## JK
// x_corr
module x_corr #(parameter xi_bits = 12,
                parameter xq_bits = 12,
                parameter yi_bits = 12,
                parameter yq_bits = 12,
                parameter i_bits = 31,
                parameter q_bits = 31,
                parameter length = 102,
                parameter length_counter_bits = 7,
                parameter out_max_bits = 62
                )
   (input clk,
    input                              rst,
    output                             s_axis_tready,
    input [xi_bits - 1:0]              xi,
    input [xq_bits - 1:0]              xq,
    input [yi_bits - 1:0]              yi,
    input [yq_bits - 1:0]              yq,
    input                              m_axis_tvalid,
    input                              m_axis_tready,
    output [out_max_bits - 1:0]        out_max,
    output [length_counter_bits - 1:0] index,
    output                             s_axis_tvalid
    );
Size: roughly 13000 cells after synthesis, about 690 flip-flops, about 120 I/O pins, roughly 0.12 mm^2 of cells after synthesis.
==> flow/config.mk <==
export PLATFORM = sky130hd
export DESIGN_NAME = x_corr
export DESIGN_NICKNAME = x_corr
export VERILOG_FILES = /design/flow/design.v
export SDC_FILE = /design/flow/constraint.sdc
export NUM_CORES = 4
export LEC_CHECK = 0
export CAP_MARGIN = 20
export CORE_MARGIN = 2
export CORE_UTILIZATION = 58
export HOLD_SLACK_MARGIN = 0.29
export MAX_ROUTING_LAYER = met4
export SETUP_SLACK_MARGIN = -0.64
export SLEW_MARGIN = 20
==> flow/constraint.sdc <==
create_clock -name core_clock -period 7.63 [get_ports {clk}]
set_input_delay 1.5260 -clock core_clock [delete_from_list [all_inputs] [get_ports {clk}]]
set_output_delay 1.5260 -clock core_clock [all_outputs]
set_load 0.01 [all_outputs]
run.sh (not shown) runs the stock make flow with config.mk's settings and CLKGATE_MAP_FILE=.
JK -> stages 100% | layout checks FAIL | negative setup slack
diff inputs: JK => MS
Settings: a deleted HOLD_SLACK_MARGIN that had been 0.29; a change of SETUP_SLACK_MARGIN from -0.64 to -0.38; an added PLACE_DENSITY_LB_ADDON of 0.2; a deleted MAX_ROUTING_LAYER that had been met4; a change of CORE_UTILIZATION from 58 to 72; a change of the clock period (ns, I/O delays scaled along) from 7.63 to 5.2.
MS did not finish; a tool error ended it in global routing (5_1_grt). Complete run, failing final checks: JK, reason negative setup slack. MS vs. JK: number of input and output port buffers inserted roughly the same; die area lower; sum of net half-perimeters after detailed placement shows a reduction of about 1.1%.
Setup changes, MS to AL
Settings: CORE_UTILIZATION: 72 -> 19; SETUP_SLACK_MARGIN: -0.38 -> unset; PLACE_DENSITY_LB_ADDON: 0.2 -> unset; the clock period (ns, I/O delays scaled along): 5.2 -> 9.08.
### Flow results
Out of MS and AL, the only run to close with the timing, DRC and antenna checks passing was AL. MS never completed, since it errored out during global routing (5_1_grt). Of MS and AL, the higher number of resized instances in the post-cts repair step belongs to MS. From AL to MS, hold buffer count at cts did not move at all. Setup fix buffers added after clock tree synthesis for AL: 257 down relative to MS. From MS to AL, buffer levels on the longest clock path did not move at all.


Starting RTL as in the previous note.
export LEC_CHECK = 0
export CAP_MARGIN = 30
export CORE_MARGIN = 2
export CORE_UTILIZATION = 71
export CTS_CLUSTER_DIAMETER = 57
export CTS_CLUSTER_SIZE = 44
export SETUP_SLACK_MARGIN = -0.45
export SLEW_MARGIN = 20
create_clock -name core_clock -period 6.43 [get_ports {clk}]
The starting point aborted during global routing on GRT-0232.
Edit:
- CAP_MARGIN: 30 -> 20
- CORE_UTILIZATION: 71 -> 72
- CTS_CLUSTER_SIZE: 44 -> not set
- SETUP_SLACK_MARGIN: -0.45 -> 1.18
- clock period: 6.43 -> 6.76 ns (I/O delays scaled with it)
Effect: The changed run completed, yet does not pass: negative setup slack; die size decreases by about 1.4%; synthesized area stays the same; synthesized cell count is unchanged.


== umber ==
x_corr again, from the RTL that the note above started with.
make LEC_CHECK=0 CAP_MARGIN=20 CELL_PAD_IN_SITES_DETAIL_PLACEMENT=2 CELL_PAD_IN_SITES_GLOBAL_PLACEMENT=2 CORE_ASPECT_RATIO=1.24 CORE_MARGIN=2 CORE_UTILIZATION=38 GPL_ROUTABILITY_DRIVEN=1 HOLD_SLACK_MARGIN=0.06 MAX_ROUTING_LAYER=met5 MIN_ROUTING_LAYER=met2 SLEW_MARGIN=0 finish   # period 7.8 ns
In umber the implementation completed, yet the final layout does not meet the checks, the culprit being setup timing.
The following lists how harbor was set up differently from umber:
# umber
export LEC_CHECK = 0
export CAP_MARGIN = 20
export CELL_PAD_IN_SITES_DETAIL_PLACEMENT = 2
export CELL_PAD_IN_SITES_GLOBAL_PLACEMENT = 2
export CORE_ASPECT_RATIO = 1.24
export CORE_MARGIN = 2
export CORE_UTILIZATION = 38
export GPL_ROUTABILITY_DRIVEN = 1
export HOLD_SLACK_MARGIN = 0.06
export MAX_ROUTING_LAYER = met5
export MIN_ROUTING_LAYER = met2
export SLEW_MARGIN = 0
create_clock -name core_clock -period 7.8 [get_ports {clk}]
# harbor
export LEC_CHECK = 0
export ABC_AREA = 1
export CAP_MARGIN = 20
export CORE_MARGIN = 2
export CORE_UTILIZATION = 72
export CTS_CLUSTER_DIAMETER = 398
export SLEW_MARGIN = 20
create_clock -name core_clock -period 2.43 [get_ports {clk}]
==> comparison <==
As the logs show, harbor stopped at global routing (5_1_grt) after a tool error, so it never reached the end of the flow. As far as sink count of the clock tree goes, harbor and umber are indistinguishable; the numbers are identical. The Yosys chip area in umber is 0.917 times that in harbor. Number of register bits inferred by synthesis: harbor vs umber identical. Lower yosys cell count was reported by umber, not harbor. Measured against each other, umber and harbor differ in share of cell area taken by muxes after synthesis, the higher figure coming from umber. Diff umber -> harbor | final RePlAce weighted congestion | up by a few percent. Compared to umber, harbor was floorplanned on a smaller die. The synthesized cell count in umber is 0.76 times that in harbor.
Input-level comparison between amber and harbor:
# harbor
export LEC_CHECK = 0
export ABC_AREA = 1
export CAP_MARGIN = 20
export CORE_MARGIN = 2
export CORE_UTILIZATION = 72
export CTS_CLUSTER_DIAMETER = 398
export SLEW_MARGIN = 20
create_clock -name core_clock -period 2.43 [get_ports {clk}]
# amber
export LEC_CHECK = 0
export CAP_MARGIN = 20
export CORE_MARGIN = 2
export CORE_UTILIZATION = 55
export CTS_CLUSTER_SIZE = 100
export SLEW_MARGIN = 20
create_clock -name core_clock -period 5.67 [get_ports {clk}]
==> results <==
Relative to harbor, number of cells in the yosys synthesis report decreased by 4043 in amber.
When amber is measured against harbor, its number of clock buffers inserted by TritonCTS turns out 1.2% lower.
Layout checks on amber: not met. Flow itself completed; violations: setup timing.
Against harbor, die size in amber rose by more than 10%.
Going from harbor to amber, the number of nets at floorplan was found to have gone down by about 20%.
Input changes introduced in garnet (baseline for comparison: amber):
# amber
export LEC_CHECK = 0
export CAP_MARGIN = 20
export CORE_MARGIN = 2
export CORE_UTILIZATION = 55
export CTS_CLUSTER_SIZE = 100
export SLEW_MARGIN = 20
create_clock -name core_clock -period 5.67 [get_ports {clk}]
# garnet
export LEC_CHECK = 0
export CAP_MARGIN = 20
export CORE_MARGIN = 2
export CORE_UTILIZATION = 43
export SLEW_MARGIN = 20
create_clock -name core_clock -period 6.57 [get_ports {clk}]
--- outcome ---
- Although garnet finished all stages, its layout failed final checks on setup timing.
- Diff garnet..amber | register fraction of the total cell area | negligible
- Going from amber to garnet, number of buffers inserted to repair setup after CTS fell by about 6%, number of cells on the worst hold path went up 1, via count decreased 3400.


Starting RTL as in the previous note.
export LEC_CHECK = 0
export CAP_MARGIN = 20
export CELL_PAD_IN_SITES_DETAIL_PLACEMENT = 2
export CELL_PAD_IN_SITES_GLOBAL_PLACEMENT = 1
export CORE_ASPECT_RATIO = 0.55
export CORE_MARGIN = 2
export CORE_UTILIZATION = 40
export GPL_ROUTABILITY_DRIVEN = 1
export MAX_ROUTING_LAYER = met4
export MIN_ROUTING_LAYER = met2
export SLEW_MARGIN = 20
create_clock -name core_clock -period 7.8 [get_ports {clk}]
The starting point stopped in global routing (ODB-0269).
Next try:
CELL_PAD_IN_SITES_DETAIL_PLACEMENT = default   (was 2)
CELL_PAD_IN_SITES_GLOBAL_PLACEMENT = default   (was 1)
CORE_ASPECT_RATIO = default   (was 0.55)
CORE_UTILIZATION = 58   (was 40)
GPL_ROUTABILITY_DRIVEN = default   (was 1)
MAX_ROUTING_LAYER = default   (was met4)
MIN_ROUTING_LAYER = default   (was met2)
clock period = 6.9 ns   (was 7.8 ns; I/O delays follow)
Outcome:
- The new run produced a layout that fails on negative setup slack
- die size went down by 31%
- area after synthesis does not change
- synthesized cell count does not change
Next try:
CORE_UTILIZATION = 40   (was 58)
clock period = 9.08 ns   (was 6.9 ns; I/O delays follow)
The new run completed with no timing, DRC or antenna violations.
Sequential share of layout area is higher by 1.2 points.
Via count is lower by 10%.
Non-clock buffer count is lower by 1486.


x_corr again, from the RTL that the note above started with.
clock: 9.01 ns
lec_check: 0
cap_margin: 20
cell_pad_in_sites_detail_placement: 0
core_margin: 2
core_utilization: 72
cts_cluster_diameter: 53
cts_cluster_size: 35
gpl_routability_driven: 1
min_routing_layer: met1
place_density_lb_addon: 0.0
setup_slack_margin: 2.6
slew_margin: 20
tns_end_percent: 15
Next try:
--- a/flow/config.mk
+++ b/flow/config.mk
@@ -11,9 +11,8 @@
 export CORE_UTILIZATION = 72
-export CTS_CLUSTER_DIAMETER = 53
-export CTS_CLUSTER_SIZE = 35
+export CTS_CLUSTER_DIAMETER = 109
+export CTS_CLUSTER_SIZE = 13
 export GPL_ROUTABILITY_DRIVEN = 1
 export MIN_ROUTING_LAYER = met1
-export PLACE_DENSITY_LB_ADDON = 0.0
-export SETUP_SLACK_MARGIN = 2.6
+export PLACE_DENSITY_LB_ADDON = 0.04
+export SETUP_SLACK_MARGIN = 4.67
 export SLEW_MARGIN = 20
-export TNS_END_PERCENT = 15
==> flow/constraint.sdc (replaced) <==
create_clock -name core_clock -period 15.8 [get_ports {clk}]
set_input_delay 3.1600 -clock core_clock [delete_from_list [all_inputs] [get_ports {clk}]]
set_output_delay 3.1600 -clock core_clock [all_outputs]
set_load 0.01 [all_outputs]
- global-route usage fell by 4.1 points
- wire length decreases by roughly a tenth
- worst setup slack improves by 5.1 ns
- total power shrinks by well over a third
- area after synthesis is unchanged
Next try:
==> flow/config.mk (replaced) <==
export PLATFORM = sky130hd
export DESIGN_NAME = x_corr
export DESIGN_NICKNAME = x_corr
export VERILOG_FILES = /design/flow/design.v
export SDC_FILE = /design/flow/constraint.sdc
export NUM_CORES = 4
export LEC_CHECK = 0
export CAP_MARGIN = 20
export CORE_MARGIN = 2
export CORE_UTILIZATION = 40
export SLEW_MARGIN = 20
==> flow/constraint.sdc (replaced) <==
create_clock -name core_clock -period 10.0 [get_ports {clk}]
set_input_delay 2.0000 -clock core_clock [delete_from_list [all_inputs] [get_ports {clk}]]
set_output_delay 2.0000 -clock core_clock [all_outputs]
set_load 0.01 [all_outputs]
Outcome: The new run finished with timing, DRC and antenna clean; routed wire length is about the same; clock skew rises by 0.022 ns; setup slack loses 5.0 ns; final cell count is higher by 12%; worst hold slack degrades by 0.017 ns.
Next try:
--- a/flow/config.mk
+++ b/flow/config.mk
@@ -9,3 +9,6 @@
 export CORE_MARGIN = 2
-export CORE_UTILIZATION = 40
+export CORE_UTILIZATION = 72
+export CTS_CLUSTER_DIAMETER = 207
+export PLACE_DENSITY_LB_ADDON = 0.06
+export SETUP_SLACK_MARGIN = 1.96
 export SLEW_MARGIN = 20
==> flow/constraint.sdc (replaced) <==
create_clock -name core_clock -period 6.9 [get_ports {clk}]
set_input_delay 1.3800 -clock core_clock [delete_from_list [all_inputs] [get_ports {clk}]]
set_output_delay 1.3800 -clock core_clock [all_outputs]
set_load 0.01 [all_outputs]
Result: This time the run ran to the end with violations: setup timing; area after synthesis stays the same; clock power went up by well over a third; utilization went up by 43 points.
Next try:
--- a/flow/config.mk
+++ b/flow/config.mk
@@ -10,5 +10,4 @@
 export CORE_UTILIZATION = 72
-export CTS_CLUSTER_DIAMETER = 207
-export PLACE_DENSITY_LB_ADDON = 0.06
-export SETUP_SLACK_MARGIN = 1.96
+export PLACE_DENSITY_LB_ADDON = 0.2
+export SETUP_SLACK_MARGIN = 1.57
 export SLEW_MARGIN = 20
==> flow/constraint.sdc (replaced) <==
create_clock -name core_clock -period 8.11 [get_ports {clk}]
set_input_delay 1.6220 -clock core_clock [delete_from_list [all_inputs] [get_ports {clk}]]
set_output_delay 1.6220 -clock core_clock [all_outputs]
set_load 0.01 [all_outputs]
After rerunning:
- The new run went through all stages and came out clean
- via count goes down by 3.9%
- register-to-register slack improves by 1.2 ns
- clock power came out lower by 18%
- setup slack improved by 1.2 ns
- final cell count shrinks by 5.2%
- routed wire length decreases by 1.4%
- total power drops by 19%
- flip-flop count stays the same
- fmax is about the same
- count of clock-buffer cells in the layout increases by 13
- utilization decreases by 3.9 points
Next try:
--- a/flow/config.mk
+++ b/flow/config.mk
@@ -7,2 +7,3 @@
 export LEC_CHECK = 0
+export ABC_AREA = 1
 export CAP_MARGIN = 20
@@ -10,4 +11,5 @@
 export CORE_UTILIZATION = 72
-export PLACE_DENSITY_LB_ADDON = 0.2
-export SETUP_SLACK_MARGIN = 1.57
+export CTS_CLUSTER_DIAMETER = 398
+export CTS_CLUSTER_SIZE = 100
 export SLEW_MARGIN = 20
+export TNS_END_PERCENT = 10
==> flow/constraint.sdc (replaced) <==
create_clock -name core_clock -period 2.02 [get_ports {clk}]
set_input_delay 0.4040 -clock core_clock [delete_from_list [all_inputs] [get_ports {clk}]]
set_output_delay 0.4040 -clock core_clock [all_outputs]
set_load 0.01 [all_outputs]
Outcome: With this change the flow stopped in global routing (5_1_grt) (GRT-0232). Die area climbs by 9.0%. Synthesized cell count climbs by 32%. Synthesized area climbs by about 9%.
Power figures rest on the tool's default switching activity, not on a simulated workload.
